## Attention_top
module Attention_top #(
    parameter INPUT_WIDTH = 8,
    parameter NUM_CODE_WIDTH = 5,
    parameter MATRIX_SIZE = 3,
    parameter ADDR_WIDTH = $clog2(MATRIX_SIZE**2<<2),
    parameter OUTPUT_WIDTH = $clog2(MATRIX_SIZE*(2**INPUT_WIDTH))-1
)(
    input clk,
    input reset_n,
    input start,
    input softmax_req,DATA_write_EN,
    input  [INPUT_WIDTH*MATRIX_SIZE-1:0] Q_INPUT,
    input [INPUT_WIDTH*MATRIX_SIZE-1:0] MATRIX_INPUT,
    output reg [MATRIX_SIZE*OUTPUT_WIDTH-1:0] Output_RESULT,
    input output_req
);
wire [ADDR_WIDTH-1:0] Q_S_addr, write_addr;
wire [MATRIX_SIZE*OUTPUT_WIDTH-1:0] QK_RESULT;
wire write_enable;
wire job_start;
wire [INPUT_WIDTH*MATRIX_SIZE*MATRIX_SIZE-1:0] MATRIX_OUTPUT;
wire [OUTPUT_WIDTH*MATRIX_SIZE-1:0] output_buffer_READ_VALUE;
wire [INPUT_WIDTH*MATRIX_SIZE-1:0] Q_S_date;
wire K_V_read_EN;
wire Q_S_read_EN;
reg output_buffer_READ_EN;
reg [ADDR_WIDTH-1:0] output_buffer_READ_ADDR;
reg [ADDR_WIDTH-1:0] output_READ_ADDR;
    Array_control #(
        .INPUT_WIDTH(INPUT_WIDTH),
  ...
export LEC_CHECK = 0
export ABC_AREA = 1
export CAP_MARGIN = 20
export CORE_MARGIN = 2
export CORE_UTILIZATION = 70
export CTS_CLUSTER_DIAMETER = 230
export CTS_CLUSTER_SIZE = 37
export SLEW_MARGIN = 20
create_clock -name core_clock -period 2.09 [get_ports {clk}]
run.sh (not shown) runs the stock make flow with config.mk's settings and CLKGATE_MAP_FILE=.
The baseline did not get past global routing.
Edit:
Settings changed: ABC_AREA 1 to not set, CORE_UTILIZATION 70 to 37, CTS_CLUSTER_DIAMETER 230 to not set, CTS_CLUSTER_SIZE 37 to not set.
Clock period 2.09 ns to 4.14 ns, I/O delays scaled along.
After rerunning: This time the run ran to the end with no violations. Synthesized cell count drops by 19%. Synthesized area stays flat. Die area climbs by 87%.
Edit:
Settings changed: CORE_UTILIZATION 37 to 40.
Clock period 4.14 ns to 7.29 ns, I/O delays scaled along.
Effect: Via count goes down by 0.45%. Worst setup slack is better by 2.2 ns. Worst hold slack gets better by 0.27 ns. Routed wire length is lower by 1.5%.
Edit:
Settings changed: ABC_AREA set to 1, CORE_UTILIZATION 40 to 62.
Clock period 7.29 ns to 2.3 ns, I/O delays scaled along.
Now the flow finished with setup timing left.
Sequential share of layout area shrinks by 7.3 points.
Flip-flop count is unchanged.
Area after synthesis hardly moves.
Via count grows by 34%.
Cell area grows by 18%.
Setup slack gets worse by 3.4 ns.
Global-route usage grows by 19 points.
Total power grows to 3.7 times its value.
Routed wire length grows by 47%.

---

Setup of run 1:
Starting RTL as in the previous note.
Settings: LEC_CHECK=0, ABC_AREA=1, CAP_MARGIN=15, CELL_PAD_IN_SITES_DETAIL_PLACEMENT=0, CELL_PAD_IN_SITES_GLOBAL_PLACEMENT=0, CORE_MARGIN=2, CORE_UTILIZATION=71, CTS_CLUSTER_SIZE=14, HOLD_SLACK_MARGIN=0.28, MIN_ROUTING_LAYER=met1, PLACE_DENSITY_LB_ADDON=0.13, SETUP_SLACK_MARGIN=-0.32, SLEW_MARGIN=20, TNS_END_PERCENT=5; clock period 4.55 ns.
The flow did not stop early for run 1: all stages ran, and the layout cleared the timing, DRC and antenna checks.
Inputs modified between run 1 and run 2:
Settings: CELL_PAD_IN_SITES_DETAIL_PLACEMENT removed (was 0); ABC_AREA removed (was 1); PLACE_DENSITY_LB_ADDON removed (was 0.13); HOLD_SLACK_MARGIN removed (was 0.28); CORE_UTILIZATION changed from 71 to 52; MIN_ROUTING_LAYER removed (was met1); TNS_END_PERCENT removed (was 5); CTS_CLUSTER_SIZE removed (was 14); CAP_MARGIN changed from 15 to 20; SETUP_SLACK_MARGIN removed (was -0.32); CELL_PAD_IN_SITES_GLOBAL_PLACEMENT removed (was 0); the clock period (ns, I/O delays scaled along) changed from 4.55 to 2.53.
Results
- Complete run, failing final checks: run 2, reason negative setup slack.
- As far as area figure in the yosys stat output is concerned, run 2 and run 1 perform about the same.
- Synthesized cell count (higher): run 1
- Run 2: xor-xnor portion of the synthesized cell area 1.8 points above run 1
- Taking run 1 as the reference, in run 2 transition time at the pin with the least slew margin has decreased; design internal power rose by about 150%.
- For sequential logic power, dividing the value from run 1 by the value from run 2 gives 0.52.
What run 3 does differently from run 2 at the input level:
Settings: CORE_UTILIZATION: 52 -> 66; the clock period (ns, I/O delays scaled along): 2.53 -> 3.43.
### Flow results
Run 3: no failed stages, no open violations at the end. The topmost layer with routed signal wires comes out met5 in one run and met4 in the other, namely in run 3 and run 2 respectively. Reported for run 3 and run 2, number of inverters outside the clock class in the layout turned out identical to the last digit. Run 2 → run 3: flop share of the area increased by 6.2 points relative to the old numbers; highest clock frequency the design can meet decreased by 7.8% relative to the old numbers. Looking at signed area change from the synthesized netlist to the final layout, run 3 sits 17 points lower than run 2 does.
Changes in run 4 relative to run 3:
Settings: changing CORE_UTILIZATION from 66 to 65; setting SETUP_SLACK_MARGIN to 0.87 for the first time.
## What came out
- The worst setup margin of run 4 was superior to that of run 3.
- Sort run 3 and run 4 by ratio of final minimum period to clock period desc -> top: run 3
- Cell type of the slowest stage on the worst timing path = sky130_fd_sc_hd__fa_1: run 3; cell type of the slowest stage on the worst timing path = sky130_fd_sc_hd__or4_4: run 4
- The lower total power came out of run 3.
- Of run 3 and run 4, the higher total antenna diodes in the routed design belongs to run 4.
- Going from run 3 to run 4, internal portion of total power grew by more than 10%.
diff inputs: run 4 => run 5
Settings: setting PLACE_DENSITY to 0.71 for the first time; changing CORE_UTILIZATION from 65 to 72; setting CTS_CLUSTER_SIZE to 21 for the first time; changing SETUP_SLACK_MARGIN from 0.87 to 0.48.
## What came out
Summary of the comparison: total design power is lower in run 5, relative to run 4. From run 4 to run 5 the numbers moved as follows: met2 layer wire length in the routed design picked up an extra about 1.5%; total die size shrank by 0.0088 mm2; adder-cell area share of the yosys netlist stayed essentially flat; average routed wire per standard cell now sits higher; hold slack increased by 0.013 ns relative to the old numbers. Power drawn by the combinational cells: run 5 vs run 4 down 14%. Run 5: cell count of the worst reg-to-reg path lower than run 4.
What run 6 does differently from run 5 at the input level:
Settings: swapping 72 for 40 in CORE_UTILIZATION; clearing CTS_CLUSTER_SIZE, which used to be 21; clearing SETUP_SLACK_MARGIN, which used to be 0.48; clearing PLACE_DENSITY, which used to be 0.71; swapping 3.43 for 4.14 in the clock period (ns, I/O delays scaled along).
- Leakage component of the power ended up 5.3% lower on run 6 than on run 5.
- Relative to run 5, post-layout period usage of the worst path has gone down in run 6.
- [run 6] power in combinational cells fell about 36% relative to run 5
- Run 6 reports its kind of path behind the tightest hold check as input pin to async pin while run 5 reports register to register.
- Run 6: starting utilization of the core area 32 points below run 5
- The number of global-route vias before repair of run 6 falls short of that of run 5 by 5027.
- Run 6 gives more logic depth of the worst path, buffers included than run 5 did.
Power and IR drop assume default switching activity.
